--- flow/run.sh ---
#!/bin/bash
# the make line also repeats each setting of config.mk as NAME=value (left out here)
make -C /OpenROAD-flow-scripts/flow DESIGN_CONFIG=/design/flow/config.mk WORK_HOME=/design/flow/orfs CLKGATE_MAP_FILE= finish
--- flow/config.mk ---
export PLATFORM = sky130hd
export DESIGN_NAME = timer_top
export DESIGN_NICKNAME = timer_top
export VERILOG_FILES = /design/flow/design.v
export SDC_FILE = /design/flow/constraint.sdc
export NUM_CORES = 4
export LEC_CHECK = 0
export CAP_MARGIN = 20
export CORE_MARGIN = 2
export CORE_UTILIZATION = 63
export CTS_CLUSTER_SIZE = 15
export GPL_ROUTABILITY_DRIVEN = 0
export PLACE_DENSITY_LB_ADDON = 0.0
export SLEW_MARGIN = 20
export TNS_END_PERCENT = 90
--- flow/design.v ---
module apb_slave (
	input  wire sys_clk,
	input  wire sys_rst_n,
	input  wire tim_psel,
	input  wire tim_penable,
	input  wire tim_pwrite,
	output wire tim_pready,
	output wire wr_en,
	output wire rd_en
);
	reg  apb_access;
	wire apb_access_pre;
	assign wr_en          = tim_pready  & tim_pwrite;
	assign rd_en          = tim_pready  & ~tim_pwrite;
	assign tim_pready     = apb_access  & tim_penable;
	assign apb_access_pre = tim_penable & tim_psel;
	always @(posedge sys_clk, negedge sys_rst_n) begin
		if (!sys_rst_n) begin
			apb_access <= 1'b0;
		end else begin
			apb_access <= apb_access_pre;
		end
	end
endmodule
module counter (
	input  wire sys_clk,
	input  wire sys_rst_n,
	input  wire timer_en,
	input  wire div_en,
	input  wire [3:0]  div_val,
	input  wire [63:0] cnt_tdr,
	input  wire cnt_tdr_en,
	input  wire cnt_clr,
	input  wire timer_en_nedge,
	input  wire halt_en,
	output reg  [63:0] count,
	output reg  cnt_update
);
	reg  [63:0] cnt_pre;
	wire cnt_en;
	wire pulse;
	reg  [7:0]  sub_cnt;
	wire [7:0]  sub_cnt_pre;
	reg  [7:0]  sub_cnt_cmp;
	wire sub_cnt_clr;
	wire sub_cnt_en;
	assign cnt_en = ~halt_en && timer_en && (!div_en || (div_val==0) || pulse );
	always @(posedge sys_clk, negedge sys_rst_n) begin
		if (!sys_rst_n) begin
			cnt_update <= 1'b0;
		end else begin
			cnt_update <= cnt_en;
		end
	end
	always @(*) begin
		if( ((cnt_clr & cnt_en) | timer_en_nedge) & (~halt_en) ) begin
			cnt_pre = 64'h0;
		end else begin
			if (cnt_tdr_en) begin
				cnt_pre = cnt_tdr;
			end else begin
				if (cnt_en) begin
					cnt_pre = count + 1;
				end else begin
					cnt_pre = count;
				end
			end
		end
	end
	always @(posedge sys_clk, negedge sys_rst_n) begin
		if (!sys_rst_n) begin
			count <= 64'b0;
		end else begin
			count <= cnt_pre;
		end
	end
	always @(*) begin
		case (div_val)
			4'h0: sub_cnt_cmp = 8'd0;
			4'h2: sub_cnt_cmp = 8'd3;
			4'h3: sub_cnt_cmp = 8'd7;
			4'h4: sub_cnt_cmp = 8'd15;
			4'h5: sub_cnt_cmp = 8'd31;
			4'h6: sub_cnt_cmp = 8'd63;
			4'h7: sub_cnt_cmp = 8'd127;
			4'h8: sub_cnt_cmp = 8'd255;
			default: sub_cnt_cmp = 8'd1;
		endcase
	end
	assign pulse       = sub_cnt == sub_cnt_cmp;
	assign sub_cnt_pre = sub_cnt_clr ? 8'h0 : sub_cnt_en ? sub_cnt+1 : sub_cnt;
	assign sub_cnt_clr = ~halt_en & (~timer_en | ~div_en | pulse);
	assign sub_cnt_en  = ~halt_en & timer_en & div_en & (div_val!=0);
	always @(posedge sys_clk, negedge sys_rst_n) begin
		if (!sys_rst_n) begin
			sub_cnt <= 8'b0;
		end else begin
			sub_cnt <= sub_cnt_pre;
		end
	end
endmodule
module register (
	input  wire sys_clk,
	input  wire sys_rst_n,
	input  wire wr_en,
	input  wire rd_en,
	input  wire [11:0] tim_paddr,
	input  wire [31:0] tim_pwdata,
	input  wire [3:0]  tim_pstrb,
	output reg  [31:0] tim_prdata,
	output wire tim_pslverr,
	output wire tim_int,
	input  wire dbg_mode,
	input  wire cnt_update,
	input  wire [63:0] count,
	output wire timer_en,
	output wire div_en,
	output wire [3:0]  div_val,
	output wire [63:0] cnt_tdr,
	output wire cnt_tdr_en,
	output wire cnt_clr,
	output wire timer_en_nedge,
	output wire halt_en
);
	reg  [31:0] TCR_reg;
	reg  [31:0] TDR0_reg;
	reg  [31:0] TDR1_reg;
	reg  [31:0] TCMP0_reg;
	reg  [31:0] TCMP1_reg;
	reg  [31:0] TIER_reg;
	reg  [31:0] TISR_reg;
	reg  [31:0] THCSR_reg;
	wire [5:0]  TCR_pre;
	reg  [31:0] TDR0_pre;
	reg  [31:0] TDR1_pre;
	wire [31:0] TCMP0_pre;
	wire [31:0] TCMP1_pre;
	wire THCSR_pre;
	wire TIER_pre;
	wire TISR_pre;
	wire TCR_sel0;
	wire TCR_sel1;
	wire TDR0_sel;
	wire TDR1_sel;
	wire TCMP0_sel;
	wire TCMP1_sel;
	wire TIER_sel;
	wire TISR_clr;
	wire TISR_set;
	wire THCSR_sel;
	wire prohibit_err;
	wire div_en_err;
	wire div_val_err;
	reg  timer_en_next;
	function [31:0] strobe_merge;
		input [3:0]  pstrb;
		input [31:0] pwdata;
		input [31:0] data_reg;
		reg   [31:0] mask;
		begin
			mask = {{8{pstrb[3]}},
				{8{pstrb[2]}},
				{8{pstrb[1]}},
				{8{pstrb[0]}}};
			strobe_merge = (pwdata & mask) | (data_reg & (~mask));
		end
	endfunction
	assign timer_en    = TCR_reg[0];
	assign div_en      = TCR_reg[1];
	assign div_val     = TCR_reg[11:8];
	assign cnt_tdr     = {TDR1_pre,TDR0_pre};
	assign cnt_tdr_en  = TDR0_sel | TDR1_sel;
	assign cnt_clr     = TISR_set;
	assign halt_en     = dbg_mode & THCSR_reg[0];
	assign tim_int     = TIER_reg[0] & TISR_reg[0];
	assign div_en_err  = TCR_sel0 & TCR_reg[0] & (TCR_reg[1] !== tim_pwdata[1]);
	assign div_val_err = TCR_sel1 & TCR_reg[0] & (TCR_reg[11:8] !== tim_pwdata[11:8]);
	assign prohibit_err= TCR_sel1 & (tim_pwdata[11:8]>4'h8);
	assign tim_pslverr = div_en_err | div_val_err | prohibit_err;
	assign TCR_sel0     = wr_en & (tim_paddr === 12'h0) & tim_pstrb[0];
	assign TCR_sel1     = wr_en & (tim_paddr === 12'h0) & tim_pstrb[1];
	assign TCR_pre[1:0] = TCR_sel0 & ~tim_pslverr ? tim_pwdata[1:0]  : TCR_reg[1:0];
	assign TCR_pre[5:2] = TCR_sel1 & ~tim_pslverr ? tim_pwdata[11:8] : TCR_reg[11:8];
	assign timer_en_nedge = timer_en_next & (~timer_en);
	always @(posedge sys_clk, negedge sys_rst_n) begin
		if (!sys_rst_n) begin
			timer_en_next <= 1'b0;
		end else begin
			timer_en_next <= timer_en;
		end
	end
	assign TDR0_sel = wr_en & (tim_paddr === 12'h4);
	always @(*) begin
		if(TDR0_sel) begin
			TDR0_pre = strobe_merge(tim_pstrb,tim_pwdata,TDR0_reg);
		end else begin
			if (timer_en_nedge) begin
				TDR0_pre = 32'h0;
			end else begin
				if (cnt_update) begin
					TDR0_pre = count[31:0];
				end else begin
					TDR0_pre = TDR0_reg;
				end
			end
		end
	end
	assign TDR1_sel  = wr_en & (tim_paddr === 12'h8);
	always @(*) begin
		if(TDR1_sel) begin
			TDR1_pre = strobe_merge(tim_pstrb,tim_pwdata,TDR1_reg);
		end else begin
			if (timer_en_nedge) begin
				TDR1_pre = 32'h0;
			end else begin
				if (cnt_update) begin
					TDR1_pre = count[63:32];
				end else begin
					TDR1_pre = TDR1_reg;
				end
			end
		end
	end
	assign TCMP0_sel = wr_en & (tim_paddr === 12'hC);
	assign TCMP0_pre = TCMP0_sel ? strobe_merge(tim_pstrb,tim_pwdata,TCMP0_reg) : TCMP0_reg;
	assign TCMP1_sel = wr_en & (tim_paddr === 12'h10);
	assign TCMP1_pre = TCMP1_sel ? strobe_merge(tim_pstrb,tim_pwdata,TCMP1_reg) : TCMP1_reg;
	assign TIER_sel  = wr_en & tim_pstrb[0] & (tim_paddr === 12'h14);
	assign TIER_pre  = TIER_sel ? tim_pwdata[0] : TIER_reg[0];
	assign TISR_clr  = wr_en & tim_pstrb[0] & tim_pwdata[0] & (tim_paddr === 12'h18);
	assign TISR_set  = count === {TCMP1_reg,TCMP0_reg};
	assign TISR_pre  = TISR_clr ? 1'b0 : ( TISR_set ? 1'b1 : TISR_reg[0]);
	assign THCSR_sel    = wr_en & tim_pstrb[0] & (tim_paddr === 12'h1C);
	assign THCSR_pre    = THCSR_sel ? tim_pwdata[0] : THCSR_reg[0];
	always @(*) begin
		if (rd_en) begin
			case (tim_paddr)
				12'h00: tim_prdata = TCR_reg;
				12'h04: tim_prdata = TDR0_reg;
				12'h08: tim_prdata = TDR1_reg;
				12'h0C: tim_prdata = TCMP0_reg;
				12'h10: tim_prdata = TCMP1_reg;
				12'h14: tim_prdata = TIER_reg;
				12'h18: tim_prdata = TISR_reg;
				12'h1C: tim_prdata = THCSR_reg;
				default: tim_prdata = 32'h0;
			endcase
		end else begin
			tim_prdata = 32'h0;
		end
	end
	always @(posedge sys_clk, negedge sys_rst_n) begin
		if (!sys_rst_n) begin
			TCR_reg <= 32'h0000_0100;
		end else begin
			TCR_reg[1:0]  <= TCR_pre[1:0];
			TCR_reg[11:8] <= TCR_pre[5:2];
		end
	end
	always @(posedge sys_clk, negedge sys_rst_n) begin
		if (!sys_rst_n) begin
			TDR0_reg <= 32'h0;
		end else begin
			TDR0_reg <= TDR0_pre;
		end
	end
	always @(posedge sys_clk, negedge sys_rst_n) begin
		if (!sys_rst_n) begin
			TDR1_reg <= 32'h0;
		end else begin
			TDR1_reg <= TDR1_pre;
		end
	end
	always @(posedge sys_clk, negedge sys_rst_n) begin
		if (!sys_rst_n) begin
			TCMP0_reg <= 32'hFFFF_FFFF;
		end else begin
			TCMP0_reg <= TCMP0_pre;
		end
	end
	always @(posedge sys_clk, negedge sys_rst_n) begin
		if (!sys_rst_n) begin
			TCMP1_reg <= 32'hFFFF_FFFF;
		end else begin
			TCMP1_reg <= TCMP1_pre;
		end
	end
	always @(posedge sys_clk, negedge sys_rst_n) begin
		if (!sys_rst_n) begin
			TIER_reg <= 32'h0;
		end else begin
			TIER_reg[0] <= TIER_pre;
		end
	end
	always @(posedge sys_clk, negedge sys_rst_n) begin
		if (!sys_rst_n) begin
			TISR_reg <= 32'h0;
		end else begin
			TISR_reg[0] <= TISR_pre;
		end
	end
	always @(posedge sys_clk, negedge sys_rst_n) begin
		if (!sys_rst_n) begin
			THCSR_reg <= 32'h0;
		end else begin
			THCSR_reg[0] <= THCSR_pre;
			THCSR_reg[1] <= dbg_mode & THCSR_reg[0];
		end
	end
endmodule
module timer_top (
	input  wire sys_clk,
	input  wire sys_rst_n,
	input  wire tim_psel,
	input  wire tim_penable,
	input  wire tim_pwrite,
	input  wire [11:0] tim_paddr,
	input  wire [31:0] tim_pwdata,
	input  wire [3:0]  tim_pstrb,
	output wire [31:0] tim_prdata,
	output wire tim_pslverr,
	output wire tim_pready,
	output wire tim_int,
	input  wire dbg_mode
);
	wire wr_en;
	wire rd_en;
	wire timer_en;
	wire div_en;
	wire [3:0]  div_val;
	wire [63:0] cnt_tdr;
	wire cnt_tdr_en;
	wire cnt_clr;
	wire timer_en_nedge;
	wire [63:0] count;
	wire cnt_update;
	wire halt_en;
	apb_slave apb_slave_u(
		.sys_clk        (sys_clk        ),
		.sys_rst_n      (sys_rst_n      ),
		.tim_psel       (tim_psel       ),
		.tim_penable    (tim_penable    ),
		.tim_pwrite     (tim_pwrite     ),
		.tim_pready     (tim_pready     ),
		.wr_en          (wr_en          ),
		.rd_en          (rd_en          )
	);	
	register register_u (
		.sys_clk        (sys_clk        ),
		.sys_rst_n      (sys_rst_n      ),
		.wr_en          (wr_en          ),
		.rd_en          (rd_en          ),
		.tim_paddr      (tim_paddr      ),
		.tim_pwdata     (tim_pwdata     ),
		.tim_prdata     (tim_prdata     ),
		.tim_pstrb      (tim_pstrb      ),
		.tim_pslverr    (tim_pslverr    ),
		.tim_int        (tim_int        ),
		.dbg_mode       (dbg_mode       ),
		.timer_en       (timer_en       ),
		.div_en         (div_en         ),
		.div_val        (div_val        ),
		.cnt_tdr        (cnt_tdr        ),
		.cnt_tdr_en     (cnt_tdr_en     ),	
		.cnt_clr        (cnt_clr        ),
		.timer_en_nedge (timer_en_nedge ),
		.count          (count          ),
		.cnt_update     (cnt_update     ),
		.halt_en        (halt_en        )
	);
	counter counter_u (
		.sys_clk        (sys_clk        ),
		.sys_rst_n      (sys_rst_n      ),
		.timer_en       (timer_en       ),
		.div_en         (div_en         ),
		.div_val        (div_val        ),
		.cnt_tdr        (cnt_tdr        ),
		.cnt_tdr_en     (cnt_tdr_en     ),	
		.timer_en_nedge (timer_en_nedge ),
		.cnt_clr        (cnt_clr        ),
		.count          (count          ),
		.cnt_update     (cnt_update     ),
		.halt_en        (halt_en        )
	);
endmodule
--- flow/constraint.sdc ---
create_clock -name core_clock -period 5.59 [get_ports {sys_clk}]
set_input_delay 1.1180 -clock core_clock [delete_from_list [all_inputs] [get_ports {sys_clk}]]
set_output_delay 1.1180 -clock core_clock [all_outputs]
set_load 0.01 [all_outputs]
==> flow_summary.yaml, run 1 <==
# implementation run metrics
logic_synthesis:
  synth_flop_count: 213
  dominantRegCellSynth: "dfrtp_1"
  yosys_warnings: 3
  synth.net_count: 1366
  synthMostInstantiatedCell: "dfrtp_1"
  synthSimpleGateAreaFrac_pct: 15.22
  post_synth_main_logic_family: "multiplexers"
  synth-async-reset-ratio_pct: 100.0
  synthTopCellsByCount: "dfrtp_1 (148), a21oi_1 (109), mux2_2 (109)"
  adder_share_pct: 0.1878
  synth_chip_area_um2: 13320
  ys_cells: 1310
  netlist_area_um2: 13320
  synth_largest_type_area_fraction_pct: 27.80
  post_synth_mux_area_share_pct: 17.43
  synthCells: 1310
  synth.cellmix.compoundShare_pct: 13.83
  synth.distinct_cells: 68
  synth.top_cells.by_area: "dfrtp_1 (28%), dfstp_2 (13%), mux2_2 (9.2%)"
  syn_avg_cell_area_um2: 10.17
  xor_share_pct: 9.073
  edf_count: 0
  synth_sequential_area_ratio_pct: 40.62
  synth_top_cell_by_area: "dfrtp_1"
clock_network:
  cts-root-to-sink-buffers: 3
  cts_tree: "built"
  tritoncts_num_sinks: 213
  cts_repair_resize_count: 0
  ctsHoldBuffers: 0
  post_cts.repair.setup_buffers: 0
  cts_inserted_buffers: 24
  clockRootBuffer: "clkbuf_16"
  htree_depth: 1
  clk_pin_slew_worst_paths_ps: 60
  insertion_delay_ps: 530
sta:
  rsz0062_at_grt: "no"
  final.setup_skew_ps: 14.14
  layout_worst_path_cycle_share_pct: 89.57
  slew_headroom_pct: 10.02
  final-hold-violation-count: 0
  max_clock_freq_mhz: 199.7
  setup_viol_count_final: 0
  report.final.slew_viol_count: 0
  tns_ps: 0
  tightest_slew_ps: 1337
  timing.hold.ws_ps: 540.3
  final.min_clock_period_ps: 5007
power_and_ir_drop:
  power.static_leakage_uw: 0.006529
  power_top_consumer: "clock"
  totalPowerFinal_uw: 3255
  comb-power_uw: 150
  power_density_nw_per_um2: 214.8
  share_comb_of_total_power_pct: 4.6
  vdd_ir_drop_max_mv: 0.1724
  switchingPower_uw: 735.6
  power_sequential_uw: 1550
  power.clock.fraction_pct: 47.8
  p_sw_share_pct: 22.60
  internal-power_uw: 2520
  pg_clk_uw: 1560
  power.share.sequential_pct: 47.6
layout:
  fillerInstances: 1586
  nNetsFinal: 1405
  post-route-util_pct: 72.56
  layout.cell_area.non_filler_um2: 15160
  area.growth.synth_to_final_pct: 13.78
worst_setup_path:
  critPathCaptureType: "output port"
  critPathMaxStageDelay_ps: 860
  critPathSlowestCell: "or3b_2"
  critical_path.most_common_cell: "clkdlybuf4s50_1"
  cp_num_cells: 7
  worstRegToRegCells: 8
  timing.critical_path.arrival_ps: 3890
  criticalPathCategory: "in -> out"
  critPathTopFamily: "simple AND/OR/NAND/NOR gates"
  critical_path.max_fanout: 32
  worst_r2r_endpoint: "counter_u.count[24]$_DFFE_PN0P_"
  critical_path.cell_chain: "clkdlybuf4s50_1 -> nor4_1 -> nand3_1 -> buf_4 -> or3b_2 -> a21oi_1 -> clkdlybuf4s50_1"
  timing.critical_path.to: "tim_prdata[30]"
  crit_required_ps: 4470
  setup_slack_of_the_worst_register_to_register_path_ps: 1750
  crit_start: "tim_paddr[7]"
  startpoint_type: "primary input"
  worst-path-buf-inv: 3
placed_design:
  post-dp-hpwl_mm: 25.22
  port_buffers: 88
  postPlaceCellArea_um2: 14380
drt:
  drt_wl_total_mm: 39.03
  final_antenna_net_count: 0
  via_count: 10920
  number_of_iterations_in_the_first_detailed_routing_pass: 5
  wire_per_inst_um: 23.77
  antenna-diode-count: 0
  drc: 0
  drt_iter0_drc: 1060
  detail_route.vias_per_cell: 6.647
floorplanning:
  fp_util_pct: 63.77
  chipArea_um2: 22320
  design.core.area_um2: 20890
  chipWidth_um: 149.4
  chip_height_um: 149.4
  boundaryPins: 89
  std_cell_rows: 53
global_route:
  globalRouteTotalUtil_pct: 35.35
  grt_first_pass_wirelength_mm: 60.87
  grt-ovfl-total: 0
  vias_in_the_first_global_route: 10450
  antenna_violations_before_repair: 0
  maximum_number_of_pins_on_one_net_before_global_route_repair: 116
worst_hold_path:
  hold_path_end: "register_u.TIER_reg[0]$_DFFE_PN0P_"
  worst_hold_path_type: "reg -> reg"
  cell_depth_of_the_worst_min_delay_path: 1
  worstHoldStart: "register_u.TIER_reg[0]$_DFFE_PN0P_"
outcome:
  status: "no timing/DRC/antenna violations"
job:
  drv_cap: 0
  log.warning_count: 28
## routing by layer
layer,global-route usage [%],vias up,routed length [um]
met5,0,-,0
met4,11.86,0,1222
met3,5.823,83,3279
met2,54.63,524,17790
met1,50.91,5428,16730
li1,-,4880,-
## final cells by class
cell class / instances / area [um^2] / area share (%)
clock buffers: 37 / 740.7 / 4.887
clock inverters: 7 / 35.03 / 0.2311
well taps: 275 / 344.1 / 2.270
inverters: 13 / 48.80 / 0.3219
flip-flops and latches: 213 / 5413 / 35.71
repair buffers: 111 / 1082 / 7.141
multi-input cells: 986 / 7493 / 49.44
## stage by stage
step | std cells | worst slack [ps]
6_report | 1642 | 582.9
5_1_grt | 1642 | 418.8
4_1_cts | 1642 | 562.3
3_3_place_gp | 1598 | 624.5
2_1_floorplan | 1310 | 1541
3_5_place_dp | 1598 | 573.8
==> run 2, diff against run 1 <==
Settings changed: ABC_AREA set to 1, CORE_UTILIZATION 63 to 72, CTS_CLUSTER_DIAMETER set to 205, CTS_CLUSTER_SIZE 15 to not set, GPL_ROUTABILITY_DRIVEN 0 to not set, GPL_TIMING_DRIVEN set to 1, MIN_ROUTING_LAYER set to met1, PLACE_DENSITY_LB_ADDON 0.0 to 0.07, SETUP_SLACK_MARGIN set to 0.36, SLEW_MARGIN 20 to 35, TNS_END_PERCENT 90 to 95.
Clock period 5.59 ns to 3.18 ns, I/O delays scaled along.
==> flow_summary.yaml, run 2 <==
# implementation run metrics
outcome:
  last-stage-reached: "global routing (5_1_grt)"
  status: "stopped before the end"
logic_synthesis:
  post_synth_mux_area_share_pct: 0
  synth_flop_count: 213
  adder_share_pct: 0.1613
  synthMostInstantiatedCell: "nand2_1"
  synthCells: 2464
  synthSimpleGateAreaFrac_pct: 34.84
  syn_avg_cell_area_um2: 6.298
  synthTopCellsByCount: "nand2_1 (887), inv_1 (295), nor2_1 (236)"
  synth.top_cells.by_area: "dfrtp_1 (24%), nand2_1 (21%), dfstp_2 (11%)"
  edf_count: 0
  netlist_area_um2: 15520
  synth_sequential_area_ratio_pct: 34.87
  post_synth_main_logic_family: "simple AND/OR/NAND/NOR gates"
  synth_largest_type_area_fraction_pct: 23.87
  synth-async-reset-ratio_pct: 100.0
  synth.cellmix.compoundShare_pct: 15.02
  yosys_warnings: 3
  xor_share_pct: 3.894
  ys_cells: 2464
  dominantRegCellSynth: "dfrtp_1"
  synth_chip_area_um2: 15520
  synth.net_count: 2520
  synth_top_cell_by_area: "dfrtp_1"
  synth.distinct_cells: 45
placed_design:
  placement.setup.worst_slack_ps: -467.4
  postPlaceCellArea_um2: 16860
  port_buffers: 88
  finalWeightedCongestion: 1.220
  post-dp-hpwl_mm: 43.02
  placed_cells: 2780
clock_network:
  tritoncts_num_sinks: 213
  clockRootBuffer: "clkbuf_16"
  cts-root-to-sink-buffers: 3
  htree_depth: 1
  cts_inserted_buffers: 25
floorplanning:
  chipArea_um2: 22740
  chipWidth_um: 150.8
  boundaryPins: 89
  fp_util_pct: 73.59
  design.core.area_um2: 21090
  std_cell_rows: 53
  chip_height_um: 150.8
==> run 2: what timing repair did <==
| item | CTS |
|---|---|
| hold buffers | 0 |
| gates resized | 210 |
| buffers inserted | 18 |
| endpoints found under the setup margin | 33 |
| gates cloned | 3 |
| pin swaps | 18 |
| hold endpoints to repair | 0 |
==> run 2: stage by stage <==
stage	hold slack (ps)	utilization [%]
2_1_floorplan	340.4	-
3_3_place_gp	468.3	79.97
3_5_place_dp	477.5	79.97
4_1_cts	88.67	84.83
==> run 3, diff against run 2 <==
Settings changed: ABC_AREA 1 to not set, CTS_CLUSTER_DIAMETER 205 to 27, CTS_CLUSTER_SIZE set to 14, PLACE_DENSITY_LB_ADDON 0.07 to 0.29, SETUP_SLACK_MARGIN 0.36 to 0.35.
==> flow_summary.yaml, run 3 <==
# implementation run metrics
floorplanning:
  boundaryPins: 89
  chipWidth_um: 140.0
  design.core.area_um2: 18090
  chip_height_um: 140.0
  fp_util_pct: 73.66
  chipArea_um2: 19610
  std_cell_rows: 49
logic_synthesis:
  synth_top_cell_by_area: "dfrtp_1"
  edf_count: 0
  synthMostInstantiatedCell: "dfrtp_1"
  syn_avg_cell_area_um2: 10.17
  synthTopCellsByCount: "dfrtp_1 (148), a21oi_1 (109), mux2_2 (109)"
  synth_flop_count: 213
  netlist_area_um2: 13320
  synth.cellmix.compoundShare_pct: 13.83
  synth_sequential_area_ratio_pct: 40.62
  synth_largest_type_area_fraction_pct: 27.80
  adder_share_pct: 0.1878
  post_synth_main_logic_family: "multiplexers"
  synth-async-reset-ratio_pct: 100.0
  synthCells: 1310
  synth_chip_area_um2: 13320
  post_synth_mux_area_share_pct: 17.43
  yosys_warnings: 3
  synth.top_cells.by_area: "dfrtp_1 (28%), dfstp_2 (13%), mux2_2 (9.2%)"
  synth.net_count: 1366
  ys_cells: 1310
  synth.distinct_cells: 68
  synthSimpleGateAreaFrac_pct: 15.22
  xor_share_pct: 9.073
  dominantRegCellSynth: "dfrtp_1"
clock_network:
  cts-root-to-sink-buffers: 3
  ctsHoldBuffers: 0
  cts_inserted_buffers: 49
  htree_depth: 2
  tritoncts_num_sinks: 213
  clockRootBuffer: "clkbuf_16"
outcome:
  stop_error: "[ERROR DPL-0038] Utilization greater than 100%, impossible to legalize"
  status: "stopped before the end"
  last-stage-reached: "global routing (5_1_grt)"
placed_design:
  post-dp-hpwl_mm: 27.74
  placement.setup.worst_slack_ps: -500.6
  finalWeightedCongestion: 0.9937
  port_buffers: 88
[run 3: metrics by stage]
| step | cell area [um^2] | hold WS (ps) | setup TNS [ps] | instances | util (%) |
|---|---|---|---|---|---|
| 2_1_floorplan | 13460 | 340.4 | 0 | 1310 | - |
| 3_3_place_gp | 15040 | 513.6 | -13100 | 1610 | 83.15 |
| 3_5_place_dp | 15040 | 524.2 | -14880 | 1610 | 83.15 |
| 4_1_cts | 17410 | 114.2 | 0 | 1735 | 96.24 |
[run 3: timing repair]
action / CTS
buffers inserted: 28
cloned: 6
pin swaps: 31
endpoints found under the setup margin: 81
gates resized: 235
==> run 4, diff against run 3 <==
Settings changed: CAP_MARGIN 20 to 35, CELL_PAD_IN_SITES_DETAIL_PLACEMENT set to 1, CELL_PAD_IN_SITES_GLOBAL_PLACEMENT set to 3, CORE_UTILIZATION 72 to 47, CTS_CLUSTER_DIAMETER 27 to 332, CTS_CLUSTER_SIZE 14 to 21, GPL_ROUTABILITY_DRIVEN set to 1, HOLD_SLACK_MARGIN set to 0.15, MAX_ROUTING_LAYER set to met4, MIN_ROUTING_LAYER met1 to met2, PLACE_DENSITY set to 0.42, PLACE_DENSITY_LB_ADDON 0.29 to not set, SETUP_SLACK_MARGIN 0.35 to -0.12, SLEW_MARGIN 35 to 30, TNS_END_PERCENT 95 to 30.
Clock period 3.18 ns to 6.5 ns, I/O delays scaled along.
==> flow_summary.yaml, run 4 <==
# implementation run metrics
outcome:
  status: "no timing/DRC/antenna violations"
job:
  log.warning_count: 30
  drv_cap: 0
worst_setup_path:
  timing.critical_path.arrival_ps: 4320
  crit_start: "tim_paddr[7]"
  critPathCaptureType: "output port"
  critPathTopFamily: "buffers and inverters"
  startpoint_type: "primary input"
  worst-path-buf-inv: 3
  critical_path.cell_chain: "clkdlybuf4s50_1 -> nor4_1 -> nand3_1 -> nor3_2 -> buf_4 -> a22oi_1 -> a21oi_1 -> clkdlybuf4s50_1"
  crit_required_ps: 5200
  worstRegToRegCells: 8
  criticalPathCategory: "in -> out"
  critPathSlowestCell: "clkdlybuf4s50_1"
  setup_slack_of_the_worst_register_to_register_path_ps: 2760
  critical_path.most_common_cell: "clkdlybuf4s50_1"
  critPathMaxStageDelay_ps: 570
  worst_r2r_endpoint: "counter_u.count[31]$_DFFE_PN0P_"
  critical_path.max_fanout: 23
  cp_num_cells: 8
  timing.critical_path.to: "tim_prdata[23]"
layout:
  nNetsFinal: 1395
  post-route-util_pct: 53.59
  area.growth.synth_to_final_pct: 12.07
sta:
  final-hold-violation-count: 0
  rsz0062_at_grt: "no"
  report.final.slew_viol_count: 0
  final.setup_skew_ps: 30.46
  tightest_slew_ps: 940.2
  slew_headroom_pct: 37.32
  setup_viol_count_final: 0
  final.min_clock_period_ps: 5616
  tns_ps: 0
  max_clock_freq_mhz: 178.1
  layout_worst_path_cycle_share_pct: 86.40
drt:
  antenna-diode-count: 0
  wire_per_inst_um: 27.13
  drt_iter0_drc: 2836
  via_count: 14910
  final_antenna_net_count: 0
  drt_wl_total_mm: 46.80
  drc: 0
  number_of_iterations_in_the_first_detailed_routing_pass: 8
  detail_route.vias_per_cell: 8.645
power_and_ir_drop:
  vdd_ir_drop_max_mv: 0.1819
  power_sequential_uw: 1330
  power.static_leakage_uw: 0.006332
  switchingPower_uw: 621.5
  power.clock.fraction_pct: 39.9
  pg_clk_uw: 977
  power_density_nw_per_um2: 163.8
  power.share.sequential_pct: 54.4
  share_comb_of_total_power_pct: 5.6
  power_top_consumer: "sequential cells"
  p_sw_share_pct: 25.41
  comb-power_uw: 138
  internal-power_uw: 1825
logic_synthesis:
  yosys_warnings: 3
  synth.cellmix.compoundShare_pct: 13.83
  adder_share_pct: 0.1878
  synth_top_cell_by_area: "dfrtp_1"
  synth_flop_count: 213
  synthSimpleGateAreaFrac_pct: 15.22
  synthMostInstantiatedCell: "dfrtp_1"
  synthCells: 1310
  edf_count: 0
  ys_cells: 1310
  synth_largest_type_area_fraction_pct: 27.80
  post_synth_mux_area_share_pct: 17.43
  syn_avg_cell_area_um2: 10.17
  netlist_area_um2: 13320
  synth-async-reset-ratio_pct: 100.0
  synth.net_count: 1366
  synthTopCellsByCount: "dfrtp_1 (148), a21oi_1 (109), mux2_2 (109)"
  synth.distinct_cells: 68
  synth.top_cells.by_area: "dfrtp_1 (28%), dfstp_2 (13%), mux2_2 (9.2%)"
  dominantRegCellSynth: "dfrtp_1"
  synth_chip_area_um2: 13320
  post_synth_main_logic_family: "multiplexers"
  synth_sequential_area_ratio_pct: 40.62
  xor_share_pct: 9.073
clock_network:
  tritoncts_num_sinks: 213
  post_cts.repair.setup_buffers: 0
  cts-root-to-sink-buffers: 3
  ctsHoldBuffers: 0
  cts_tree: "built"
  cts_repair_resize_count: 0
  insertion_delay_ps: 510
  cts_inserted_buffers: 14
  clockRootBuffer: "clkbuf_16"
  htree_depth: 1
  clk_pin_slew_worst_paths_ps: 110
floorplanning:
  std_cell_rows: 61
  boundaryPins: 89
  chipWidth_um: 172.4
  design.core.area_um2: 27860
  chip_height_um: 172.4
  fp_util_pct: 47.82
  chipArea_um2: 29710
placed_design:
  post-dp-hpwl_mm: 29.70
  port_buffers: 88
  finalWeightedCongestion: 0.9645
global_route:
  grt_first_pass_wirelength_mm: 71.93
  globalRouteTotalUtil_pct: 50.61
  antenna_violations_before_repair: 0
  vias_in_the_first_global_route: 16660
  maximum_number_of_pins_on_one_net_before_global_route_repair: 104
  grt-ovfl-total: 0
worst_hold_path:
  cell_depth_of_the_worst_min_delay_path: 1
  worstHoldStart: "register_u.TIER_reg[0]$_DFFE_PN0P_"
  hold_path_end: "register_u.TIER_reg[0]$_DFFE_PN0P_"
  worst_hold_path_type: "reg -> reg"
[run 4: area by class of cell]
cell class / count / area [um^2]
clock buffers: 23 / 405.4
clock inverters: 1 / 20.02
fillers: 3038 / 12930
inverters: 13 / 48.80
multi-input cells: 986 / 7507
flip-flops and latches: 213 / 5413
well taps: 378 / 473.0
repair buffers: 111 / 1062
[run 4: metal layers]
layer	wire length [um]	vias up	share of wire (%)	track usage (%)
met5	0	-	0	-
met4	4576	0	9.8	9.280
met3	19750	497	42	65.23
met2	22470	4508	48	59.17
met1	0	5104	0	-
li1	-	4804	-	-
[run 4: stage by stage]
| step | power [uW] | hold WS [ps] | worst slack (ps) | cells | instance area, um^2 |
|---|---|---|---|---|---|
| floorplan | 1398 | 351.9 | 2087 | 1310 | 13320 |
| global placement | 1487 | 511.2 | 922.7 | 1701 | 14480 |
| detailed placement | 1489 | 523.1 | 880.7 | 1701 | 14490 |
| CTS | 2427 | 545.9 | 871.9 | 1725 | 14910 |
| global route | 2499 | 575.9 | 632.8 | 1725 | 14930 |
| finish | 2446 | 556.1 | 884.2 | 1725 | 14930 |
==> run 5, diff against run 4 <==
Settings changed: CAP_MARGIN 35 to 20, CELL_PAD_IN_SITES_DETAIL_PLACEMENT 1 to not set, CELL_PAD_IN_SITES_GLOBAL_PLACEMENT 3 to not set, CORE_UTILIZATION 47 to 40, CTS_CLUSTER_DIAMETER 332 to not set, CTS_CLUSTER_SIZE 21 to not set, GPL_ROUTABILITY_DRIVEN 1 to not set, GPL_TIMING_DRIVEN 1 to not set, HOLD_SLACK_MARGIN 0.15 to not set, MAX_ROUTING_LAYER met4 to not set, MIN_ROUTING_LAYER met2 to not set, PLACE_DENSITY 0.42 to 0.6, SETUP_SLACK_MARGIN -0.12 to not set, SLEW_MARGIN 30 to 20, TNS_END_PERCENT 30 to not set.
Clock period 6.5 ns to 7.62 ns, I/O delays scaled along.
==> flow_summary.yaml, run 5 <==
# implementation run metrics
global_route:
  vias_in_the_first_global_route: 10580
  grt-ovfl-total: 0
  grt_first_pass_wirelength_mm: 64.76
  maximum_number_of_pins_on_one_net_before_global_route_repair: 82
  antenna_violations_before_repair: 0
  globalRouteTotalUtil_pct: 23.56
floorplanning:
  std_cell_rows: 66
  chipArea_um2: 34780
  design.core.area_um2: 32700
  chip_height_um: 186.5
  boundaryPins: 89
  chipWidth_um: 186.5
  fp_util_pct: 40.74
worst_setup_path:
  critical_path.cell_chain: "clkdlybuf4s50_1 -> nor2b_1 -> and2_1 -> buf_4 -> a22oi_1 -> a21oi_1 -> clkdlybuf4s50_1"
  worstRegToRegCells: 8
  critical_path.most_common_cell: "clkdlybuf4s50_1"
  critPathCaptureType: "output port"
  crit_required_ps: 6100
  worst_r2r_endpoint: "counter_u.count[24]$_DFFE_PN0P_"
  criticalPathCategory: "in -> out"
  critPathTopFamily: "buffers and inverters"
  critical_path.max_fanout: 27
  cp_num_cells: 7
  critPathSlowestCell: "clkdlybuf4s50_1"
  timing.critical_path.arrival_ps: 4640
  critPathMaxStageDelay_ps: 970
  crit_start: "tim_paddr[3]"
  timing.critical_path.to: "tim_prdata[7]"
  setup_slack_of_the_worst_register_to_register_path_ps: 4080
  startpoint_type: "primary input"
  worst-path-buf-inv: 3
sta:
  report.final.slew_viol_count: 0
  final-hold-violation-count: 0
  rsz0062_at_grt: "no"
  timing.hold.ws_ps: 530.5
  layout_worst_path_cycle_share_pct: 80.95
  tightest_slew_ps: 1105
  tns_ps: 0
  max_clock_freq_mhz: 162.1
  setup_viol_count_final: 0
  final.min_clock_period_ps: 6168
  final.setup_skew_ps: 14.95
  slew_headroom_pct: 26.30
clock_network:
  clockRootBuffer: "clkbuf_16"
  cts_inserted_buffers: 25
  clk_pin_slew_worst_paths_ps: 60
  post_cts.repair.setup_buffers: 0
  insertion_delay_ps: 530
  ctsHoldBuffers: 0
  tritoncts_num_sinks: 213
  cts_repair_resize_count: 0
  htree_depth: 1
  cts_tree: "built"
  cts-root-to-sink-buffers: 3
power_and_ir_drop:
  share_comb_of_total_power_pct: 4.6
  vdd_ir_drop_max_mv: 0.1478
  p_sw_share_pct: 22.84
  power_top_consumer: "sequential cells"
  power_density_nw_per_um2: 156.1
  power.share.sequential_pct: 47.6
  power_sequential_uw: 1140
  comb-power_uw: 110
  pg_clk_uw: 1140
  power.static_leakage_uw: 0.006487
  switchingPower_uw: 545.5
  internal-power_uw: 1843
  power.clock.fraction_pct: 47.8
logic_synthesis:
  synth_flop_count: 213
  synthMostInstantiatedCell: "dfrtp_1"
  dominantRegCellSynth: "dfrtp_1"
  yosys_warnings: 3
  synthSimpleGateAreaFrac_pct: 15.22
  synth_largest_type_area_fraction_pct: 27.80
  synth_sequential_area_ratio_pct: 40.62
  edf_count: 0
  synth.cellmix.compoundShare_pct: 13.83
  synth-async-reset-ratio_pct: 100.0
  synth.top_cells.by_area: "dfrtp_1 (28%), dfstp_2 (13%), mux2_2 (9.2%)"
  synth.distinct_cells: 68
  synth_chip_area_um2: 13320
  synthTopCellsByCount: "dfrtp_1 (148), a21oi_1 (109), mux2_2 (109)"
  synth.net_count: 1366
  post_synth_mux_area_share_pct: 17.43
  post_synth_main_logic_family: "multiplexers"
  netlist_area_um2: 13320
  synthCells: 1310
  syn_avg_cell_area_um2: 10.17
  xor_share_pct: 9.073
  adder_share_pct: 0.1878
  ys_cells: 1310
  synth_top_cell_by_area: "dfrtp_1"
drt:
  detail_route.vias_per_cell: 5.886
  number_of_iterations_in_the_first_detailed_routing_pass: 5
  drc: 0
  final_antenna_net_count: 0
  drt_iter0_drc: 842
  antenna-diode-count: 0
  wire_per_inst_um: 22.86
  via_count: 10630
  drt_wl_total_mm: 41.28
worst_hold_path:
  hold_path_end: "register_u.TIER_reg[0]$_DFFE_PN0P_"
  cell_depth_of_the_worst_min_delay_path: 1
  worst_hold_path_type: "reg -> reg"
  worstHoldStart: "register_u.TIER_reg[0]$_DFFE_PN0P_"
job:
  log.warning_count: 26
  drv_cap: 0
layout:
  ff_latch_area_um2: 5413
  nNetsFinal: 1402
  fillerInstances: 3123
  mi_logic_area_um2: 7493
  area.growth.synth_to_final_pct: 14.90
placed_design:
  port_buffers: 88
  post-dp-hpwl_mm: 27.24
  finalWeightedCongestion: 0.8621
outcome:
  status: "no timing/DRC/antenna violations"
==> run 5: cell type report <==
class / count / area share [%]
multi-input combinational: 986 / 48.96
sequential: 213 / 35.36
timing repair buffer: 107 / 6.744
clock buffer: 41 / 4.872
tap: 442 / 3.613
inverter: 13 / 0.3188
clock inverter: 4 / 0.1308
==> run 5: per-layer routing <==
layer	wire, um	vias up	share of wire, %	GRT usage, %
li1	-	4889	-	-
met1	19010	5322	46	33.72
met2	18480	355	45	36.58
met3	2560	65	6.2	3.837
met4	1231	0	3.0	7.295
met5	0	-	0	0
==> run 5: per-stage QoR <==
step / instance area (um^2) / util, % / power [uW] / std cells / setup slack, ps
3_3_place_gp: 14540 / 44.45 / 1266 / 1761 / 1495
2_1_floorplan: 13320 / - / 1192 / 1310 / 2759
4_1_cts: 15300 / 46.79 / 2408 / 1806 / 1477
5_1_grt: 15310 / 46.81 / 2475 / 1806 / 1312
3_5_place_dp: 14540 / 44.45 / 1267 / 1761 / 1480
6_report: 15310 / 46.81 / 2389 / 1806 / 1452
==> run 6, diff against run 5 <==
Settings changed: ABC_AREA set to 1, CORE_ASPECT_RATIO set to 0.52, CORE_UTILIZATION 40 to 19, CTS_CLUSTER_SIZE set to 33, GPL_ROUTABILITY_DRIVEN set to 0, GPL_TIMING_DRIVEN set to 1, HOLD_SLACK_MARGIN set to -0.02, MAX_ROUTING_LAYER set to met4, MIN_ROUTING_LAYER set to met1, PLACE_DENSITY 0.6 to not set, SETUP_SLACK_MARGIN set to -0.4, SLEW_MARGIN 20 to 35, TNS_END_PERCENT set to 95.
Clock period 7.62 ns to 6.13 ns, I/O delays scaled along.
==> flow_summary.yaml, run 6 <==
# implementation run metrics
global_route:
  vias_in_the_first_global_route: 15030
  grt-ovfl-total: 0
  grt_first_pass_wirelength_mm: 97.14
  maximum_number_of_pins_on_one_net_before_global_route_repair: 111
  globalRouteTotalUtil_pct: 15.42
  antenna_violations_before_repair: 0
clock_network:
  clockRootBuffer: "clkbuf_16"
  htree_depth: 1
  cts_repair_resize_count: 0
  insertion_delay_ps: 560
  tritoncts_num_sinks: 213
  ctsHoldBuffers: 0
  clk_pin_slew_worst_paths_ps: 60
  cts_inserted_buffers: 24
  cts-root-to-sink-buffers: 3
  post_cts.repair.setup_buffers: 0
  cts_tree: "built"
power_and_ir_drop:
  p_sw_share_pct: 24.00
  switchingPower_uw: 758.6
  vdd_ir_drop_max_mv: 0.1727
  comb-power_uw: 159
  power_top_consumer: "clock"
  power_sequential_uw: 1420
  internal-power_uw: 2402
  power.static_leakage_uw: 0.008283
  pg_clk_uw: 1580
  share_comb_of_total_power_pct: 5.0
  power_density_nw_per_um2: 173.1
  power.share.sequential_pct: 45.1
  power.clock.fraction_pct: 49.9
worst_setup_path:
  critPathSlowestCell: "clkdlybuf4s50_1"
  r2r_start: "apb_slave_u.apb_access$_DFF_PN0_"
  critPathCaptureType: "output port"
  critical_path.most_common_cell: "buf_4"
  setup_slack_of_the_worst_register_to_register_path_ps: 2800
  critical_path.max_fanout: 15
  critPathMaxStageDelay_ps: 600
  crit_start: "tim_paddr[7]"
  critPathTopFamily: "buffers and inverters"
  worst-path-buf-inv: 7
  worstRegToRegCells: 11
  criticalPathCategory: "in -> out"
  cp_num_cells: 14
  timing.critical_path.arrival_ps: 4220
  timing.critical_path.to: "tim_prdata[17]"
  critical_path.cell_chain: "clkdlybuf4s50_1 -> inv_1 -> nand4_1 -> nor2_2 -> nand2_1 -> buf_4 -> inv_1 -> buf_4 -> nor2_1 -> nand4_1 -> nand3_2 -> buf_4 -> a41oi_1 -> clkdlybuf4s50_1"
  startpoint_type: "primary input"
  crit_required_ps: 4900
  worst_r2r_endpoint: "counter_u.count[44]$_DFFE_PN0P_"
placed_design:
  placed_cells: 3531
  post-dp-hpwl_mm: 48.72
  postPlaceCellArea_um2: 17390
  port_buffers: 88
logic_synthesis:
  syn_avg_cell_area_um2: 6.298
  synthCells: 2464
  post_synth_main_logic_family: "simple AND/OR/NAND/NOR gates"
  synth_top_cell_by_area: "dfrtp_1"
  synth.cellmix.compoundShare_pct: 15.02
  synth.distinct_cells: 45
  synthSimpleGateAreaFrac_pct: 34.84
  synthMostInstantiatedCell: "nand2_1"
  ys_cells: 2464
  synth_largest_type_area_fraction_pct: 23.87
  synthTopCellsByCount: "nand2_1 (887), inv_1 (295), nor2_1 (236)"
  synth_flop_count: 213
  edf_count: 0
  synth_chip_area_um2: 15520
  dominantRegCellSynth: "dfrtp_1"
  netlist_area_um2: 15520
  yosys_warnings: 3
  synth.top_cells.by_area: "dfrtp_1 (24%), nand2_1 (21%), dfstp_2 (11%)"
  synth.net_count: 2520
  xor_share_pct: 3.894
  post_synth_mux_area_share_pct: 0
  synth_sequential_area_ratio_pct: 34.87
  adder_share_pct: 0.1613
  synth-async-reset-ratio_pct: 100.0
drt:
  wire_per_inst_um: 18.09
  via_count: 16610
  wire_length_on_met1_mm: 29.92
  detail_route.vias_per_cell: 4.645
  met3_routed_length_mm: 8.315
  drt_iter0_drc: 2481
  antenna-diode-count: 0
  drt_wl_total_mm: 64.70
  dr_wl_met2_mm: 25.66
  topRoutingLayerUsed: "met4"
  drc: 0
  number_of_iterations_in_the_first_detailed_routing_pass: 7
  final_antenna_net_count: 0
sta:
  layout_worst_path_cycle_share_pct: 88.91
  setup_viol_count_final: 0
  tightest_slew_ps: 897.4
  final.min_clock_period_ps: 5450
  rsz0062_at_grt: "no"
  report.final.slew_viol_count: 0
  max_clock_freq_mhz: 183.5
  tns_ps: 0
  slew_headroom_pct: 39.80
  timing.hold.ws_ps: 509.9
  final.setup_skew_ps: 26.04
  final-hold-violation-count: 0
floorplanning:
  chipArea_um2: 84100
  std_cell_rows: 75
  fp_util_pct: 19.23
  chip_height_um: 210.1
  design.core.area_um2: 80700
  boundaryPins: 89
  chipWidth_um: 400.3
outcome:
  status: "no timing/DRC/antenna violations"
job:
  log.warning_count: 29
  drv_cap: 0
layout:
  finalNonFillerCells: 3576
  fillerInstances: 9084
  post-route-util_pct: 22.62
  layout.cell_area.non_filler_um2: 18260
  area.growth.synth_to_final_pct: 17.63
  nNetsFinal: 2536
worst_hold_path:
  worst_hold_path_type: "reg -> reg"
  cell_depth_of_the_worst_min_delay_path: 2
-- run 6: area by class of cell --
cell class              instances  area (um^2)  area share [%]
clock buffers                  40        762.0           4.174
clock inverters                 4        72.57          0.3975
inverters                     303         1141           6.251
multi-input cells            1821         8382           45.92
flip-flops and latches        213         5413           29.65
well taps                    1078         1349           7.389
repair buffers                117         1136           6.223
-- run 6: stage by stage --
| stage | total power [uW] | setup WS (ps) |
|---|---|---|
| 2_1_floorplan | 1505 | 2194 |
| 3_3_place_gp | 1605 | 711.4 |
| 3_5_place_dp | 1605 | 682.5 |
| 4_1_cts | 3171 | 669.5 |
| 5_1_grt | 3248 | 543.6 |
| 6_report | 3160 | 679.9 |
-- run 6: routing by layer --
| metal | vias up | GRT usage (%) |
|---|---|---|
| li1 | 7818 | - |
| met1 | 7801 | 22.85 |
| met2 | 923 | 20.64 |
| met3 | 69 | 4.689 |
| met4 | 0 | 1.881 |
| met5 | - | - |
==> run 7, diff against run 6 <==
Settings changed: ABC_AREA 1 to not set, CAP_MARGIN 20 to 15, CORE_ASPECT_RATIO 0.52 to not set, CORE_UTILIZATION 19 to 72, CTS_CLUSTER_SIZE 33 to not set, GPL_ROUTABILITY_DRIVEN 0 to not set, HOLD_SLACK_MARGIN -0.02 to -0.05, MAX_ROUTING_LAYER met4 to not set, SETUP_SLACK_MARGIN -0.4 to -0.54.
Clock period 6.13 ns to 7.79 ns, I/O delays scaled along.
==> flow_summary.yaml, run 7 <==
# implementation run metrics
clock_network:
  ctsHoldBuffers: 0
  clk_pin_slew_worst_paths_ps: 60
  post_cts.repair.setup_buffers: 0
  cts_tree: "built"
  htree_depth: 1
  cts_repair_resize_count: 0
  cts_inserted_buffers: 24
  tritoncts_num_sinks: 213
  insertion_delay_ps: 520
  clockRootBuffer: "clkbuf_16"
  cts-root-to-sink-buffers: 3
global_route:
  vias_in_the_first_global_route: 10800
  globalRouteTotalUtil_pct: 39.45
  maximum_number_of_pins_on_one_net_before_global_route_repair: 100
  antenna_violations_before_repair: 0
  grt_first_pass_wirelength_mm: 60.73
  grt-ovfl-total: 0
power_and_ir_drop:
  power_sequential_uw: 1110
  switchingPower_uw: 529.7
  internal-power_uw: 1855
  p_sw_share_pct: 22.22
  power.static_leakage_uw: 0.006555
  power_top_consumer: "clock"
  vdd_ir_drop_max_mv: 0.2180
  pg_clk_uw: 1170
  power.share.sequential_pct: 46.6
  totalPowerFinal_uw: 2384
  comb-power_uw: 107
  power.clock.fraction_pct: 48.9
  share_comb_of_total_power_pct: 4.5
  power_density_nw_per_um2: 157.4
logic_synthesis:
  ys_cells: 1310
  synth_top_cell_by_area: "dfrtp_1"
  synthSimpleGateAreaFrac_pct: 15.22
  synth_chip_area_um2: 13320
  synthCells: 1310
  yosys_warnings: 3
  xor_share_pct: 9.073
  synth-async-reset-ratio_pct: 100.0
  dominantRegCellSynth: "dfrtp_1"
  synthMostInstantiatedCell: "dfrtp_1"
  synth.net_count: 1366
  adder_share_pct: 0.1878
  edf_count: 0
  post_synth_mux_area_share_pct: 17.43
  synth.top_cells.by_area: "dfrtp_1 (28%), dfstp_2 (13%), mux2_2 (9.2%)"
  synth.cellmix.compoundShare_pct: 13.83
  synth_largest_type_area_fraction_pct: 27.80
  netlist_area_um2: 13320
  synth_flop_count: 213
  post_synth_main_logic_family: "multiplexers"
  synthTopCellsByCount: "dfrtp_1 (148), a21oi_1 (109), mux2_2 (109)"
  syn_avg_cell_area_um2: 10.17
  synth.distinct_cells: 68
  synth_sequential_area_ratio_pct: 40.62
layout:
  mi_logic_area_um2: 7507
  finalNonFillerCells: 1597
  area.growth.synth_to_final_pct: 13.70
  ff_latch_area_um2: 5413
  post-route-util_pct: 83.75
  layout.cell_area.non_filler_um2: 15150
  fillerInstances: 1085
  nNetsFinal: 1406
worst_hold_path:
  worstHoldStart: "register_u.TIER_reg[0]$_DFFE_PN0P_"
  cell_depth_of_the_worst_min_delay_path: 1
  hold_path_end: "register_u.TIER_reg[0]$_DFFE_PN0P_"
  worst_hold_path_type: "reg -> reg"
worst_setup_path:
  critical_path.cell_chain: "clkdlybuf4s50_1 -> nor2b_1 -> and2_1 -> buf_4 -> a22oi_1 -> a21oi_1 -> clkdlybuf4s50_1"
  critPathTopFamily: "buffers and inverters"
  criticalPathCategory: "in -> out"
  timing.critical_path.to: "tim_prdata[4]"
  critical_path.most_common_cell: "clkdlybuf4s50_1"
  worst-path-buf-inv: 3
  worstRegToRegCells: 8
  startpoint_type: "primary input"
  critical_path.max_fanout: 15
  critPathCaptureType: "output port"
  r2r_start: "counter_u.count[10]$_DFFE_PN0P_"
  worst_r2r_endpoint: "counter_u.count[24]$_DFFE_PN0P_"
  crit_required_ps: 6230
  critPathMaxStageDelay_ps: 860
  setup_slack_of_the_worst_register_to_register_path_ps: 4290
  critPathSlowestCell: "and2_1"
  cp_num_cells: 7
  timing.critical_path.arrival_ps: 5010
  crit_start: "tim_paddr[2]"
drt:
  wire_per_inst_um: 24.43
  final_antenna_net_count: 0
  antenna-diode-count: 0
  via_count: 11280
  drt_wl_total_mm: 39.01
  number_of_iterations_in_the_first_detailed_routing_pass: 23
  detail_route.vias_per_cell: 7.062
  drt_iter0_drc: 1215
  drc: 0
sta:
  report.final.slew_viol_count: 0
  tightest_slew_ps: 998.7
  slew_headroom_pct: 33.42
  final.setup_skew_ps: 20.91
  setup_viol_count_final: 0
  max_clock_freq_mhz: 152.3
  layout_worst_path_cycle_share_pct: 84.31
  rsz0062_at_grt: "no"
  final.min_clock_period_ps: 6568
  final-hold-violation-count: 0
  tns_ps: 0
floorplanning:
  boundaryPins: 89
  std_cell_rows: 49
  fp_util_pct: 73.66
  design.core.area_um2: 18090
  chipArea_um2: 19610
  chip_height_um: 140.0
  chipWidth_um: 140.0
placed_design:
  port_buffers: 88
  finalWeightedCongestion: 0.9476
  post-dp-hpwl_mm: 25.04
  placed_cells: 1552
  postPlaceCellArea_um2: 14320
job:
  log.warning_count: 28
  drv_cap: 0
outcome:
  status: "no timing/DRC/antenna violations"
-- run 7: area by class of cell --
class	instances	share of cell area, %
multi-input combinational	986	49.56
sequential	213	35.73
timing repair buffer	112	7.112
clock buffer	34	4.684
tap	229	1.892
clock inverter	10	0.6939
inverter	13	0.3222
-- run 7: layer usage --
| layer | track usage (%) | vias to the layer above | wire length (um) |
|---|---|---|---|
| met3 | 7.761 | 124 | 3828 |
| met5 | 0 | - | 0 |
| met2 | 60.23 | 654 | 17590 |
| li1 | - | 4906 | - |
| met4 | 17.07 | 0 | 1618 |
| met1 | 55.51 | 5594 | 15970 |
-- run 7: stage by stage --
stage	hold slack [ps]	worst slack [ps]
floorplan	351.9	2861
global placement	506.9	1487
detailed placement	515.0	1359
CTS	528.5	1325
global route	552.7	1187
finish	534.5	1222
==> run 8, diff against run 7 <==
Settings changed: CAP_MARGIN 15 to 20, CORE_ASPECT_RATIO set to 1.46, CTS_CLUSTER_DIAMETER set to 45, CTS_CLUSTER_SIZE set to 85, HOLD_SLACK_MARGIN -0.05 to not set, PLACE_DENSITY_LB_ADDON set to 0.29, SETUP_SLACK_MARGIN -0.54 to 0.35.
Clock period 7.79 ns to 3.18 ns, I/O delays scaled along.
==> flow_summary.yaml, run 8 <==
# implementation run metrics
worst_setup_path:
  criticalPathCategory: "reg -> reg"
  startpoint_type: "register"
  critical_path.most_common_cell: "buf_4"
  timing.critical_path.arrival_ps: 3950
  critical_path.max_fanout: 6
  worstRegToRegCells: 11
  setup_slack_of_the_worst_register_to_register_path_ps: -350
  timing.critical_path.to: "counter_u.count[59]$_DFFE_PN0P_"
  cp_num_cells: 11
  r2r_start: "register_u.TCR_reg[8]$_DFFE_PN1P_"
  critPathCaptureType: "register"
  crit_required_ps: 3600
  worst_r2r_endpoint: "counter_u.count[59]$_DFFE_PN0P_"
  worst-path-buf-inv: 3
  crit_start: "register_u.TCR_reg[8]$_DFFE_PN1P_"
  critical_path.cell_chain: "buf_12 -> buf_4 -> nor3_4 -> a32oi_1 -> and4_4 -> nor2_2 -> a21oi_4 -> buf_4 -> a2bb2oi_4 -> o21ai_0 -> a31oi_1"
  critPathMaxStageDelay_ps: 650
  critPathTopFamily: "AND-OR/OR-AND gates"
  critPathSlowestCell: "a32oi_1"
logic_synthesis:
  synth_largest_type_area_fraction_pct: 27.80
  edf_count: 0
  synthMostInstantiatedCell: "dfrtp_1"
  synth_flop_count: 213
  synth_sequential_area_ratio_pct: 40.62
  adder_share_pct: 0.1878
  synth.cellmix.compoundShare_pct: 13.83
  dominantRegCellSynth: "dfrtp_1"
  synth_chip_area_um2: 13320
  synth.distinct_cells: 68
  synthTopCellsByCount: "dfrtp_1 (148), a21oi_1 (109), mux2_2 (109)"
  ys_cells: 1310
  synth.top_cells.by_area: "dfrtp_1 (28%), dfstp_2 (13%), mux2_2 (9.2%)"
  synthSimpleGateAreaFrac_pct: 15.22
  post_synth_mux_area_share_pct: 17.43
  synthCells: 1310
  synth_top_cell_by_area: "dfrtp_1"
  netlist_area_um2: 13320
  synth-async-reset-ratio_pct: 100.0
  syn_avg_cell_area_um2: 10.17
  post_synth_main_logic_family: "multiplexers"
  xor_share_pct: 9.073
  synth.net_count: 1366
  yosys_warnings: 3
floorplanning:
  chip_height_um: 168.4
  boundaryPins: 89
  chipWidth_um: 116.6
  chipArea_um2: 19630
  fp_util_pct: 72.73
  std_cell_rows: 60
  design.core.area_um2: 18320
clock_network:
  htree_depth: 1
  clk_pin_slew_worst_paths_ps: 100
  cts_inserted_buffers: 18
  cts-root-to-sink-buffers: 3
  ctsHoldBuffers: 0
  tritoncts_num_sinks: 213
  clockRootBuffer: "clkbuf_16"
  insertion_delay_ps: 550
  cts_tree: "built"
sta:
  final-hold-violation-count: 0
  max_clock_freq_mhz: 283.4
  slew_headroom_pct: 33.65
  finalWorstSetupSlack_ps: -348.3
  tns_ps: -8197
  rsz0062_at_grt: "yes"
  tightest_slew_ps: 993.2
  report.final.slew_viol_count: 0
  layout_worst_path_cycle_share_pct: 111.0
  final.min_clock_period_ps: 3528
  final.setup_skew_ps: 22.59
  setup_viol_count_final: 62
power_and_ir_drop:
  p_sw_share_pct: 25.69
  power.static_leakage_uw: 0.007541
  switchingPower_uw: 1445
  power.clock.fraction_pct: 45.7
  vdd_ir_drop_max_mv: 0.3998
  power_top_consumer: "sequential cells"
  pg_clk_uw: 2570
  share_comb_of_total_power_pct: 5.9
  power_sequential_uw: 2720
  power_density_nw_per_um2: 331.5
  comb-power_uw: 334
  internal-power_uw: 4180
  power.share.sequential_pct: 48.4
drt:
  wire_per_inst_um: 37.13
  final_antenna_net_count: 0
  via_count: 14840
  drt_wl_total_mm: 64.21
  drc: 0
  detail_route.vias_per_cell: 8.582
  number_of_iterations_in_the_first_detailed_routing_pass: 20
  drt_iter0_drc: 3772
outcome:
  status: "failed layout checks"
  layout.failed_checks: "setup timing"
layout:
  layout.cell_area.non_filler_um2: 16970
  nNetsFinal: 1522
  area.growth.synth_to_final_pct: 27.36
job:
  log.warning_count: 30
  drv_cap: 0
global_route:
  maximum_number_of_pins_on_one_net_before_global_route_repair: 104
  grt-ovfl-total: 0
  grt_first_pass_wirelength_mm: 78.35
  vias_in_the_first_global_route: 13370
  antenna_violations_before_repair: 5
  globalRouteTotalUtil_pct: 53.20
worst_hold_path:
  worst_hold_path_type: "in -> async"
placed_design:
  post-dp-hpwl_mm: 27.84
  postPlaceCellArea_um2: 15090
  finalWeightedCongestion: 1.009
  port_buffers: 88
[run 8: what timing repair did]
item	4_1_cts	5_1_grt
gates resized	212	69
buffers inserted	30	28
pin swaps	32	25
setup endpoints to repair	49	129
gates cloned	7	5
[run 8: metal layers]
metal | routed length (um) | GRT usage [%]
met2 | 25500 | 78.44
met1 | 18180 | 61.87
met5 | 334 | 6.133
met3 | 11100 | 20.01
met4 | 9087 | 39.95
[run 8: stage by stage]
| stage | cells | utilization, % | worst slack [ps] | power, uW | hold WS (ps) |
|---|---|---|---|---|---|
| after floorplan | 1310 | - | 353.2 | 2858 | 340.4 |
| after global placement | 1624 | 82.34 | -409.3 | 3053 | 518.7 |
| after detailed placement | 1624 | 82.40 | -497.3 | 3058 | 540.7 |
| after CTS | 1693 | 88.96 | 99.64 | 5466 | 218.1 |
| after global routing | 1729 | 92.62 | -238.8 | 5690 | 199.8 |
| final | 1729 | 92.62 | -348.3 | 5624 | 144.4 |
[run 8: final cells by class]
cell class,count,area [um^2]
tap,248,310.3
antenna,3,7.507
timing repair buffer,232,2450
fill,595,1351
clock buffer,21,503.0
sequential,213,5425
clock inverter,11,142.6
inverter,13,48.80
multi-input combinational,988,8079
==> run 9, diff against run 8 <==
Settings changed: ABC_AREA set to 1, CORE_ASPECT_RATIO 1.46 to not set, CTS_CLUSTER_DIAMETER 45 to 105, CTS_CLUSTER_SIZE 85 to not set, GPL_TIMING_DRIVEN 1 to not set, MIN_ROUTING_LAYER met1 to not set, PLACE_DENSITY set to 0.42, PLACE_DENSITY_LB_ADDON 0.29 to not set, SETUP_SLACK_MARGIN 0.35 to 0.93, SLEW_MARGIN 35 to 20, TNS_END_PERCENT 95 to not set.
Clock period 3.18 ns to 3.25 ns, I/O delays scaled along.
==> flow_summary.yaml, run 9 <==
# implementation run metrics
logic_synthesis:
  synth.distinct_cells: 45
  netlist_area_um2: 15520
  xor_share_pct: 3.894
  synth_sequential_area_ratio_pct: 34.87
  synth_chip_area_um2: 15520
  yosys_warnings: 3
  synthSimpleGateAreaFrac_pct: 34.84
  dominantRegCellSynth: "dfrtp_1"
  synth-async-reset-ratio_pct: 100.0
  synth.net_count: 2520
  synth_top_cell_by_area: "dfrtp_1"
  synthMostInstantiatedCell: "nand2_1"
  synthTopCellsByCount: "nand2_1 (887), inv_1 (295), nor2_1 (236)"
  syn_avg_cell_area_um2: 6.298
  synthCells: 2464
  ys_cells: 2464
  synth.cellmix.compoundShare_pct: 15.02
  post_synth_main_logic_family: "simple AND/OR/NAND/NOR gates"
  post_synth_mux_area_share_pct: 0
  synth_flop_count: 213
  synth_largest_type_area_fraction_pct: 23.87
  adder_share_pct: 0.1613
  synth.top_cells.by_area: "dfrtp_1 (24%), nand2_1 (21%), dfstp_2 (11%)"
  edf_count: 0
placed_design:
  postPlaceCellArea_um2: 17150
  post-dp-hpwl_mm: 42.60
  port_buffers: 88
  finalWeightedCongestion: 1.217
global_route:
  globalRouteTotalUtil_pct: 94.01
  grt-ovfl-total: 547
floorplanning:
  chipWidth_um: 150.8
  std_cell_rows: 53
  fp_util_pct: 73.59
  design.core.area_um2: 21090
  chipArea_um2: 22740
  boundaryPins: 89
  chip_height_um: 150.8
outcome:
  last-stage-reached: "global routing (5_1_grt)"
  stop_error: "[ERROR GRT-0232] Routing congestion too high. Check the congestion heatmap in the GUI."
  status: "stopped before the end"
clock_network:
  htree_depth: 1
  tritoncts_num_sinks: 213
  cts-root-to-sink-buffers: 3
  clockRootBuffer: "clkbuf_16"
  cts_inserted_buffers: 25
-- run 9: repair_timing --
| item | 4_1_cts |
|---|---|
| hold buffers | 0 |
| resized | 348 |
| endpoints found under the hold margin | 0 |
| buffers inserted | 36 |
| gates cloned | 12 |
| pin swaps | 75 |
| setup endpoints to repair | 138 |
-- run 9: metal layers --
metal,GRT overflow,global-route usage (%)
met4,158,97.66
met5,14,71.14
met1,38,90.55
met3,53,85.66
met2,284,104.8
-- run 9: through the flow --
stage               setup WS [ps]  std cells  power, uW
CTS                         330.3       2882       5957
global placement           -422.7       2789       3041
floorplan                   669.4       2464       2841
detailed placement         -505.6       2789       3050
==> run 10, diff against run 9 <==
Settings changed: CORE_UTILIZATION 72 to 70, CTS_CLUSTER_DIAMETER 105 to not set, CTS_CLUSTER_SIZE set to 79, PLACE_DENSITY 0.42 to 0.6, SETUP_SLACK_MARGIN 0.93 to not set.
Clock period 3.25 ns to 3.33 ns, I/O delays scaled along.
==> flow_summary.yaml, run 10 <==
# implementation run metrics
global_route:
  maximum_number_of_pins_on_one_net_before_global_route_repair: 84
  grt-ovfl-total: 0
  grt_first_pass_wirelength_mm: 94.87
  globalRouteTotalUtil_pct: 51.20
  vias_in_the_first_global_route: 17410
  antenna_violations_before_repair: 1
clock_network:
  tritoncts_num_sinks: 213
  cts_inserted_buffers: 24
  cts_tree: "built"
  htree_depth: 1
  ctsHoldBuffers: 0
  clk_pin_slew_worst_paths_ps: 60
  clockRootBuffer: "clkbuf_16"
  insertion_delay_ps: 540
  cts-root-to-sink-buffers: 3
worst_setup_path:
  r2r_start: "register_u.TCR_reg[11]$_DFFE_PN0P_"
  timing.critical_path.arrival_ps: 2890
  cp_num_cells: 13
  critPathCaptureType: "output port"
  critPathMaxStageDelay_ps: 490
  setup_slack_of_the_worst_register_to_register_path_ps: 520
  timing.critical_path.to: "tim_prdata[1]"
  critical_path.cell_chain: "clkdlybuf4s50_1 -> nor2_4 -> nand2_1 -> nor2_2 -> nand2_2 -> inv_2 -> nor2_2 -> nand4_1 -> nand3_4 -> buf_12 -> buf_8 -> a41oi_2 -> buf_2"
  worst-path-buf-inv: 5
  critPathSlowestCell: "clkdlybuf4s50_1"
  crit_start: "tim_paddr[0]"
  crit_required_ps: 2660
  critical_path.max_fanout: 8
  criticalPathCategory: "in -> out"
  critical_path.most_common_cell: "nor2_2"
  critPathTopFamily: "buffers and inverters"
  worstRegToRegCells: 17
  startpoint_type: "primary input"
  worst_r2r_endpoint: "counter_u.count[0]$_DFFE_PN0P_"
logic_synthesis:
  synth_top_cell_by_area: "dfrtp_1"
  synth_sequential_area_ratio_pct: 34.87
  netlist_area_um2: 15520
  synthCells: 2464
  xor_share_pct: 3.894
  synth.top_cells.by_area: "dfrtp_1 (24%), nand2_1 (21%), dfstp_2 (11%)"
  yosys_warnings: 3
  synthMostInstantiatedCell: "nand2_1"
  post_synth_mux_area_share_pct: 0
  synthTopCellsByCount: "nand2_1 (887), inv_1 (295), nor2_1 (236)"
  synthSimpleGateAreaFrac_pct: 34.84
  adder_share_pct: 0.1613
  post_synth_main_logic_family: "simple AND/OR/NAND/NOR gates"
  synth-async-reset-ratio_pct: 100.0
  synth.distinct_cells: 45
  synth_largest_type_area_fraction_pct: 23.87
  synth.net_count: 2520
  edf_count: 0
  dominantRegCellSynth: "dfrtp_1"
  synth.cellmix.compoundShare_pct: 15.02
  synth_flop_count: 213
  ys_cells: 2464
  synth_chip_area_um2: 15520
  syn_avg_cell_area_um2: 6.298
layout:
  fillerInstances: 1481
  nNetsFinal: 2598
  ff_latch_area_um2: 5413
  mi_logic_area_um2: 8476
  finalNonFillerCells: 2841
  area.growth.synth_to_final_pct: 14.88
drt:
  dr_wl_met2_mm: 25.81
  drt_wl_total_mm: 62.70
  final_antenna_net_count: 0
  met3_routed_length_mm: 11.20
  drc: 0
  drt_iter0_drc: 3237
  topRoutingLayerUsed: "met4"
  via_count: 18620
  wire_per_inst_um: 22.07
  number_of_iterations_in_the_first_detailed_routing_pass: 19
  wire_length_on_met1_mm: 21.65
  detail_route.vias_per_cell: 6.555
placed_design:
  post-dp-hpwl_mm: 44.35
  finalWeightedCongestion: 1.103
  port_buffers: 88
  placed_cells: 2788
sta:
  final.setup_skew_ps: 19.76
  slew_headroom_pct: 37.90
  setup_viol_count_final: 33
  final.min_clock_period_ps: 3555
  finalWorstSetupSlack_ps: -225.1
  max_clock_freq_mhz: 281.3
  final-hold-violation-count: 0
  report.final.slew_viol_count: 0
  layout_worst_path_cycle_share_pct: 106.8
  tightest_slew_ps: 931.5
  timing.hold.ws_ps: 75.97
  rsz0062_at_grt: "yes"
power_and_ir_drop:
  vdd_ir_drop_max_mv: 0.4380
  pg_clk_uw: 2740
  p_sw_share_pct: 24.04
  power_sequential_uw: 2620
  share_comb_of_total_power_pct: 5.8
  power.clock.fraction_pct: 48.1
  power_density_nw_per_um2: 319.3
  switchingPower_uw: 1368
  totalPowerFinal_uw: 5693
  power_top_consumer: "clock"
  internal-power_uw: 4324
  power.static_leakage_uw: 0.008800
  comb-power_uw: 331
  power.share.sequential_pct: 46.1
floorplanning:
  fp_util_pct: 71.11
  chip_height_um: 152.9
  chipArea_um2: 23380
  boundaryPins: 89
  chipWidth_um: 152.9
  std_cell_rows: 54
  design.core.area_um2: 21820
job:
  log.warning_count: 30
  drv_cap: 0
outcome:
  status: "failed layout checks"
  layout.failed_checks: "setup timing"
worst_hold_path:
  worst_hold_path_type: "in -> async"
## run 10: cell type report
type / count / share of cell area, %
multi-input combinational: 1821 / 47.54
sequential: 213 / 30.36
timing repair buffer: 179 / 9.335
inverter: 303 / 6.387
clock buffer: 39 / 3.972
tap: 280 / 1.965
clock inverter: 5 / 0.4211
antenna: 1 / 0.01404
## run 10: repair_timing
item	CTS	global route
resized	57	71
setup buffers	1	6
pin swaps	3	11
setup endpoints to repair	33	33
gates cloned	0	1
## run 10: stage by stage
step	area [um^2]	TNS, ps	setup slack (ps)	utilization [%]
5_1_grt	17820	-5183	-243.9	81.68
3_5_place_dp	16920	-10510	-418.1	77.52
4_1_cts	17720	-989.9	-232.7	81.19
6_report	17830	-4076	-225.1	81.69
3_3_place_gp	16920	-5837	-260.5	77.52
2_1_floorplan	15520	0	513.9	-
## run 10: routing by layer
layer  vias to the layer above  track usage (%)
met5                         -                0
met4                         0            22.57
met3                       450            18.91
met2                      1870            74.61
met1                      8375            68.76
li1                       7928                -
Power figures rest on the tool's default switching activity, not on a simulated workload.
